==> flow/design.v (excerpt) <==
module IOTDF( clk, rst, in_en, iot_in, fn_sel, busy, valid, iot_out);
input          clk;
input          rst;
input          in_en;
input  [7:0]   iot_in;
input  [2:0]   fn_sel;
output         busy;
output         valid;
output [127:0] iot_out;
localparam DES_ENCRYPT = 3'b001;
localparam DES_DECRYPT = 3'b010;
localparam CRC_GEN     = 3'b011;
localparam SORT        = 3'b100;
localparam IDLE    = 2'd0;
localparam LOAD    = 2'd1;
(* fsm_encoding = "auto" *) reg [1:0]   current_state, next_state;
reg [3:0]   load_cnt, load_cnt_next;
reg         load_sel, load_sel_next;
reg [127:0] data_buf0, data_buf0_next;
reg [127:0] data_buf1, data_buf1_next;
reg [1:0]   buffer_full, buffer_full_next;
reg         compute_sel, compute_sel_next;
reg         compute_active, compute_active_next;
reg         busy_reg, busy_reg_next;
reg [127:0] result_reg, result_reg_next;
reg         valid_reg, valid_reg_next;
reg         des_start_reg, des_start_reg_next;
reg         crc_sort_start_reg, crc_sort_start_reg_next;
reg         des_en_reg, des_en_reg_next;
reg         crc_sort_en_reg, crc_sort_en_reg_next;
(* synopsys_clock_gating = "true" *) wire enable;
function automatic [127:0] write_byte;
    input [127:0] word_in;
    input [3:0]  byte_idx;
    input [7:0]  byte_value;
    begin
        write_byte = word_in;
        case (byte_idx)
            4'd0:  write_byte[7:0]       = byte_value;
            4'd1:  write_byte[15:8]      = byte_value;
            4'd2:  write_byte[23:16]     = byte_value;
            4'd3:  write_byte[31:24]     = byte_value;
            4'd4:  write_byte[39:32]     = byte_value;
            4'd5:  write_byte[47:40]     = byte_value;
            4'd6:  write_byte[55:48]     = byte_value;
  ...
Settings: LEC_CHECK=0, ABC_AREA=1, CAP_MARGIN=20, CORE_MARGIN=4, CORE_UTILIZATION=58, GPL_ROUTABILITY_DRIVEN=0, MAX_ROUTING_LAYER=met5, MIN_ROUTING_LAYER=met1, SETUP_SLACK_MARGIN=0.08, SLEW_MARGIN=20, TNS_END_PERCENT=20; clock period 2.57 ns.
run.sh (not shown) runs the stock make flow with config.mk's settings and CLKGATE_MAP_FILE=.
The first run completed without violations.
==> next run, changes <==
==> flow/config.mk (replaced) <==
export PLATFORM = sky130hd
export DESIGN_NAME = IOTDF
export DESIGN_NICKNAME = IOTDF
export VERILOG_FILES = /design/flow/design.v
export SDC_FILE = /design/flow/constraint.sdc
export NUM_CORES = 4
export LEC_CHECK = 0
export CAP_MARGIN = 20
export CORE_MARGIN = 2
export CORE_UTILIZATION = 70
export CTS_CLUSTER_DIAMETER = 313
export CTS_CLUSTER_SIZE = 24
export SLEW_MARGIN = 20
Effect: With this change the flow reached the layout checks and failed them: setup timing; area after synthesis went down by 3.0%; final cell count went down by 17%; final area went down by 2.0%; first-iteration DRC count stays flat; setup slack is worse by 0.16 ns; wire length went down by 8.1%; global-route usage went up by 7.1 points.
==> next run, changes <==
--- a/flow/config.mk
+++ b/flow/config.mk
@@ -11 +11 @@
-export CTS_CLUSTER_DIAMETER = 313
+export CTS_CLUSTER_DIAMETER = 28
@@ -12,0 +13 @@
+export SETUP_SLACK_MARGIN = 0.62
==> flow/constraint.sdc (replaced) <==
create_clock -name core_clock -period 2.08 [get_ports {clk}]
set_input_delay 0.4160 -clock core_clock [delete_from_list [all_inputs] [get_ports {clk}]]
set_output_delay 0.4160 -clock core_clock [all_outputs]
set_load 0.01 [all_outputs]
Outcome:
- This time the run aborted during 4_1_cts on DPL-0038
- die area stays the same
- synthesized area does not change
- synthesized cell count is unchanged
==> next run, changes <==
--- a/flow/config.mk
+++ b/flow/config.mk
@@ -10,4 +10 @@
-export CORE_UTILIZATION = 70
-export CTS_CLUSTER_DIAMETER = 28
-export CTS_CLUSTER_SIZE = 24
-export SETUP_SLACK_MARGIN = 0.62
+export CORE_UTILIZATION = 65
==> flow/constraint.sdc (replaced) <==
create_clock -name core_clock -period 3.93 [get_ports {clk}]
set_input_delay 0.7860 -clock core_clock [delete_from_list [all_inputs] [get_ports {clk}]]
set_output_delay 0.7860 -clock core_clock [all_outputs]
set_load 0.01 [all_outputs]
This time the run finished with timing, DRC and antenna clean; synthesized cell count is unchanged; area after synthesis is unchanged; die size increases by 7.6%.
==> next run, changes <==
--- a/flow/config.mk
+++ b/flow/config.mk
@@ -10 +10,7 @@
-export CORE_UTILIZATION = 65
+export CORE_UTILIZATION = 72
+export CTS_CLUSTER_DIAMETER = 376
+export CTS_CLUSTER_SIZE = 25
+export HOLD_SLACK_MARGIN = 0.29
+export MAX_ROUTING_LAYER = met4
+export PLACE_DENSITY_LB_ADDON = 0.03
+export SETUP_SLACK_MARGIN = -0.39
=> Via count is higher by 0.82%; fmax is lower by 4.5%; clock power is lower by 50%; wire length is lower by 2.3%; sequential share of layout area is higher by 1.9 points; power is lower by 17%; cell count is lower by 3.4%; setup slack degrades by 0.15 ns.

========
Starting RTL as in the previous note.
make LEC_CHECK=0 ABC_AREA=1 CAP_MARGIN=20 CORE_MARGIN=2 CORE_UTILIZATION=68 CTS_CLUSTER_DIAMETER=359 GPL_ROUTABILITY_DRIVEN=1 MAX_ROUTING_LAYER=met4 MIN_ROUTING_LAYER=met1 SETUP_SLACK_MARGIN=0.08 SLEW_MARGIN=20 TNS_END_PERCENT=95 finish   # period 2.27 ns
The first run died in global routing (5_1_grt) with GRT-0232.
==> next run, changes <==
- ABC_AREA: 1 -> default
- CORE_UTILIZATION: 68 -> 70
- CTS_CLUSTER_DIAMETER: 359 -> default
- CTS_CLUSTER_SIZE: default -> 25
- GPL_ROUTABILITY_DRIVEN: 1 -> default
- MIN_ROUTING_LAYER: met1 -> default
- SETUP_SLACK_MARGIN: 0.08 -> default
- TNS_END_PERCENT: 95 -> default
- clock period: 2.27 -> 3.93 ns (I/O delays scaled with it)
Effect: With this change the flow passed the timing, DRC and antenna checks; synthesized cell count fell by 20%; synthesized area decreases by 3.0%; die area falls by 5.7%.
==> next run, changes <==
- CTS_CLUSTER_DIAMETER: default -> 349
- PLACE_DENSITY: default -> 0.64
- clock period: 3.93 -> 2.57 ns (I/O delays scaled with it)
After rerunning:
- This time the run finished with negative setup slack left
- synthesized area is unchanged
- synthesized cell count does not change
- total power grows by well over a third
- non-clock buffer count grows by 495
- critical path depth does not change
- worst setup slack got worse by 0.67 ns
- first-iteration DRC count grows by a few percent
- worst hold slack got worse by 0.081 ns
- clock-buffer cell count shrinks by 72
- register-to-register slack got worse by 0.67 ns
- maximum frequency grows by a quarter to a third
==> next run, changes <==
- CORE_UTILIZATION: 70 -> 40
- CTS_CLUSTER_DIAMETER: 349 -> default
- CTS_CLUSTER_SIZE: 25 -> default
- MAX_ROUTING_LAYER: met4 -> default
- PLACE_DENSITY: 0.64 -> default
- clock period: 2.57 -> 5.0 ns (I/O delays scaled with it)
The changed run completed without violations.
Routed wire length fell by 4.0%.
Global-route usage fell by 24 points.
Total power fell by 43%.
Via count fell by 12%.
Die size rose by 74%.
Clock skew rose by 0.011 ns.
Worst setup slack improved by 1.3 ns.
Worst hold slack improved by 0.081 ns.
Design area fell by 4.6%.

========
alpha:
IOTDF again, from the RTL that the note above started with.
make LEC_CHECK=0 ABC_AREA=1 CAP_MARGIN=20 CORE_MARGIN=2 CORE_UTILIZATION=66 GPL_ROUTABILITY_DRIVEN=1 MAX_ROUTING_LAYER=met5 MIN_ROUTING_LAYER=met1 SETUP_SLACK_MARGIN=0.08 SLEW_MARGIN=20 TNS_END_PERCENT=20 finish   # period 2.1 ns
alpha: GRT-0232 in 5_1_grt -> run aborted
[inputs] beta vs alpha
-- flow/config.mk --
<<< alpha, line 8
export ABC_AREA = 1
>>> beta, line 8
export ABC_AREA = 0
<<< alpha, line 11
export CORE_UTILIZATION = 66
>>> beta, line 11
export CORE_UTILIZATION = 67
<<< alpha, line 15
>>> beta, line 15
export PLACE_DENSITY_LB_ADDON = 0.21
==> flow/constraint.sdc <==
create_clock -name core_clock -period 3.43 [get_ports {clk}]
set_input_delay 0.6860 -clock core_clock [delete_from_list [all_inputs] [get_ports {clk}]]
set_output_delay 0.6860 -clock core_clock [all_outputs]
set_load 0.01 [all_outputs]
Notes after the runs:
- Per the comparison of beta with alpha, pre-CTS worst setup slack now larger, number of gates given a new drive strength after cts decreased 360.
- Between beta and alpha, fraction of the mapped netlist area in compound gates is higher for beta, alpha comes in under that.
- Re share of synthesized area spent on multiplexers: alpha was lower than beta.
- Area of the chip down 3500 um^2 in beta wrt alpha
- Between beta and alpha, it is beta whose y dimension of the die is lower, by 6.2 um.
- Average cell area after synthesis | beta above alpha
- beta | stages: all done | timing, DRC, antenna: all pass
- Summary: with alpha as the reference, synthesized cell count in beta moved down by more than 10%.
- There was hardly any difference in number of flip-flops and latches in the synthesized netlist between beta and alpha.
- Summary of beta over alpha: arithmetic-cell share of the synthesized area counting full adders, half adders and majority gates neither gained nor lost much; xor-xnor portion of the synthesized cell area picked up an extra 2.1 points.

========
IOTDF again, from the RTL that the note above started with.
Settings: LEC_CHECK=0, ABC_AREA=0, CAP_MARGIN=20, CORE_MARGIN=2, CORE_UTILIZATION=61, CTS_CLUSTER_SIZE=73, GPL_ROUTABILITY_DRIVEN=1, MAX_ROUTING_LAYER=met5, MIN_ROUTING_LAYER=met1, PLACE_DENSITY_LB_ADDON=0.21, SETUP_SLACK_MARGIN=0.62, SLEW_MARGIN=20, TNS_END_PERCENT=20; clock period 3.27 ns.
The baseline finished with timing, DRC and antenna clean.
==> next run, changes <==
CAP_MARGIN = 35   (was 20)
CORE_MARGIN = 4   (was 2)
CORE_UTILIZATION = 25   (was 61)
CTS_CLUSTER_SIZE = unset   (was 73)
PLACE_DENSITY_LB_ADDON = 0.09   (was 0.21)
SETUP_SLACK_MARGIN = unset   (was 0.62)
clock period = 3.71 ns   (was 3.27 ns; I/O delays follow)
Result: The new run produced a clean layout. Clock skew fell by 0.0081 ns. Power fell by a few percent. Area after synthesis is unchanged. Setup slack loses 0.16 ns. Via count fell by a few percent.
==> next run, changes <==
ABC_AREA = unset   (was 0)
CAP_MARGIN = 20   (was 35)
CORE_MARGIN = 2   (was 4)
CORE_UTILIZATION = 9   (was 25)
GPL_ROUTABILITY_DRIVEN = unset   (was 1)
MAX_ROUTING_LAYER = unset   (was met5)
MIN_ROUTING_LAYER = unset   (was met1)
PLACE_DENSITY_LB_ADDON = unset   (was 0.09)
TNS_END_PERCENT = unset   (was 20)
clock period = 6.84 ns   (was 3.71 ns; I/O delays follow)
The changed run produced a clean layout.
Global-route usage drops by 14 points.
Area after synthesis does not change.
Routed wire length drops by 8.7%.
Total power decreases by about 50%.
First-iteration DRC count came out higher by 62%.
Hold slack hardly moves.
Register-to-register slack gains 2.3 ns.
Final cell count rose by about 50%.
==> next run, changes <==
CORE_UTILIZATION = 68   (was 9)
CTS_CLUSTER_SIZE = 37   (was unset)
MAX_ROUTING_LAYER = met4   (was unset)
clock period = 2.38 ns   (was 6.84 ns; I/O delays follow)
Outcome: This time the run stopped in 5_1_grt. Die area falls by well over a third. Synthesized area stays the same. Synthesized cell count does not change.

========
## run 1
IOTDF again, from the RTL that the note above started with.
Settings: LEC_CHECK=0, ABC_AREA=1, CAP_MARGIN=20, CORE_MARGIN=2, CORE_UTILIZATION=68, CTS_CLUSTER_DIAMETER=359, GPL_ROUTABILITY_DRIVEN=1, MAX_ROUTING_LAYER=met5, MIN_ROUTING_LAYER=met1, SETUP_SLACK_MARGIN=0.08, SLEW_MARGIN=20, TNS_END_PERCENT=95; clock period 2.62 ns.
The following lists how run 2 was set up differently from run 1:
- a deleted TNS_END_PERCENT that had been 95
- a change of CORE_UTILIZATION from 68 to 52
- a deleted SETUP_SLACK_MARGIN that had been 0.08
- a deleted ABC_AREA that had been 1
- a deleted MAX_ROUTING_LAYER that had been met5
- a deleted GPL_ROUTABILITY_DRIVEN that had been 1
- a deleted CTS_CLUSTER_DIAMETER that had been 359
- a deleted MIN_ROUTING_LAYER that had been met1
- a change of the clock period (ns, I/O delays scaled along) from 2.62 to 4.18
Notes after the runs:
Taking run 2 as 1.0, run 1 lands at 1.5 on total clock network power.
As of run 2, wire length had fallen by a little under 10% compared to run 1.
Run 2 vs run 1 — cell count after placement dropped by more than 10%
Looking at global routing's busiest layer, the met2 result is from run 1; the met1 one comes from run 2.
Critical path data required time (lower): run 1
Looking at slack of the critical path, run 2 sits 0.86 ns above run 1.
The max-slew headroom at the worst pin number comes out higher for run 1 vs run 2.
Modified inputs, run 3 compared to run 2
- CORE_UTILIZATION: 52 -> 35
- the clock period (ns, I/O delays scaled along): 4.18 -> 3.74
--- outcome ---
Run 3 finished every step from synthesis to the final layout, and the layout passed the timing, DRC and antenna checks. Run 2 has lower count of placed standard cells including taps than run 3. In the metrics for run 3 and run 2, the one carrying the lower count of inserted tapcells is run 2. Against run 2, run 3 reports a HPWL reported at the end of detailed placement that is higher. For run 3, the cell at the slowest stage of the critical path was sky130_fd_sc_hd__nor2_1, unlike run 2, where it was sky130_fd_sc_hd__xor2_1. [run 3] leakage power figure rose 0.53% relative to run 2.
For run 4, these inputs were changed with respect to run 3:
- CORE_UTILIZATION now 10, was 35
- the clock period (ns, I/O delays scaled along) now 7.94, was 3.74
==> comparison <==
- Comparing run 4 and run 3, the lower global router's overall resource usage is on run 4.
- Delta(total placed instance area, run 4 - run 3) > 0
- According to the power report, total power for run 4 is lower than for run 3.
- Between run 3 and run 4, count of clock-buffer cells in the layout decreased.

========
## job 5237
IOTDF again, from the RTL that the note above started with.
clock: 3.93 ns
lec_check: 0
cap_margin: 20
core_margin: 2
core_utilization: 72
cts_cluster_diameter: 376
cts_cluster_size: 25
max_routing_layer: met4
place_density_lb_addon: 0.02
setup_slack_margin: -0.39
slew_margin: 20
The final layout from job 5237, which completed every stage, passed the timing, DRC and antenna checks at the end of the flow.
> inputs changed (job 5237 -> job 7203)
Settings: CTS_CLUSTER_DIAMETER removed (was 376); CORE_UTILIZATION changed from 72 to 70; PLACE_DENSITY_LB_ADDON removed (was 0.02); CTS_CLUSTER_SIZE changed from 25 to 33; SETUP_SLACK_MARGIN removed (was -0.39); the clock period (ns, I/O delays scaled along) changed from 3.93 to 2.74.
### Flow results
- crc_sort_inst.sort_inst.sort_array[12][0] as the capturing instance or port of the critical path was reported by job 7203, and des_inst.r_reg[9] by job 5237.
- Job 7203 reports a higher part of the power in the clock network than job 5237 does.
- Job 5237 -> job 7203: power of the combinational group increased by more than half
- Relative to job 5237, signal arrival time at the worst endpoint decreased by 480 ps in job 7203.
- [compare] base=job 5237 new=job 7203: worst clock skew went down by 18 ps; share of synthesized cell area in full adder, half adder and majority cells was more or less identical; number of well taps went up by about 6.6%.
- Job 7203 gives more wire length of the first global-routing pass than job 5237 did.
- Lower area overhead of the layout relative to synthesis was reported by job 5237, not job 7203.
- Complete run, failing final checks: job 7203, reason negative setup slack.
- As far as number of enable-type register cells in the synthesized netlist goes, job 7203 and job 5237 are indistinguishable; the numbers are identical.
- Relative to job 5237, the total power consumption of the routed design measured on job 7203 has increased by more than half.
- Relative to job 5237, post-route fraction of the period consumed by the critical path has increased by 17 points in job 7203.
Here is what was changed in the inputs of job 2819 compared with job 7203.
Settings: changing CORE_UTILIZATION from 70 to 64; removing MAX_ROUTING_LAYER (formerly met4); removing CTS_CLUSTER_SIZE (formerly 33); changing the clock period (ns, I/O delays scaled along) from 2.74 to 3.74.
[summary]
Job 2819 does worse than job 7203 on maximum clock rate.
Between job 7203 and job 2819, the flow reports number of global-route vias before repair decreasing by a little under 10%.
Job 2819 was carried through to the last stage, and its layout satisfied the timing, DRC and antenna checks.
Taking job 7203 over job 2819, the tally of clock buffers in the finished layout ratio works out to 1.06.
Changes in job 4655 relative to job 2819:
Settings: CTS_CLUSTER_DIAMETER newly set to 393; PLACE_DENSITY newly set to 0.42; CORE_UTILIZATION changed from 64 to 72.
## What came out
Job 4655 completed end to end with timing, DRC and antenna clean.
Summary of job 4655 over job 2819: data required time at the worst endpoint now sits higher; post-route worst setup slack has decreased.
Against job 2819, job 4655 comes in 8.2 points higher on core utilization of the finished layout.
On layout overhead on the synthesized area: between job 4655 and job 2819, it ends up higher for job 2819.
In job 4655, clock group share of total power is lower than in job 2819.
Summary: wire length, job 4655 worse than job 2819
Relative to job 2819, net switching power has gone up in job 4655.
| sequential share of layout area | higher: job 4655 |
Number of gates on the worst path with buffers counted for job 4655: 1 up relative to job 2819
### job 4655 -> job 6503
Settings: changing CORE_UTILIZATION from 72 to 58; removing CTS_CLUSTER_DIAMETER (formerly 393); removing PLACE_DENSITY (formerly 0.42); changing the clock period (ns, I/O delays scaled along) from 3.74 to 2.57.
Results
- The flow did not stop early for job 4655: all stages ran, and the layout cleared the timing, DRC and antenna checks.
- Completing all stages was not enough for job 6503: its layout failed the final checks because of negative setup slack.
- Job 6503 ended up with sky130_fd_sc_hd__dfrtp_2 as its worst-path cell with the longest stage delay; job 4655 ended up with sky130_fd_sc_hd__xor2_1.
- Job 6503: routed via count is 429 lower than what job 4655 reported.
- Internal power consumption on job 6503 is up relative to job 4655.
- Job 6503 -> job 4655: port buffer count delta 0, exact match
- Job 6503 has half-perimeter wire length after detailed placement above what job 4655 had.
- Of job 6503 and job 4655, it is job 6503 that has the higher die outline width.
- Of the two candidates, job 4655 has the better worst vdd rail ir drop and job 6503 the worse one.
Power is estimated from default activity; no workload was simulated.
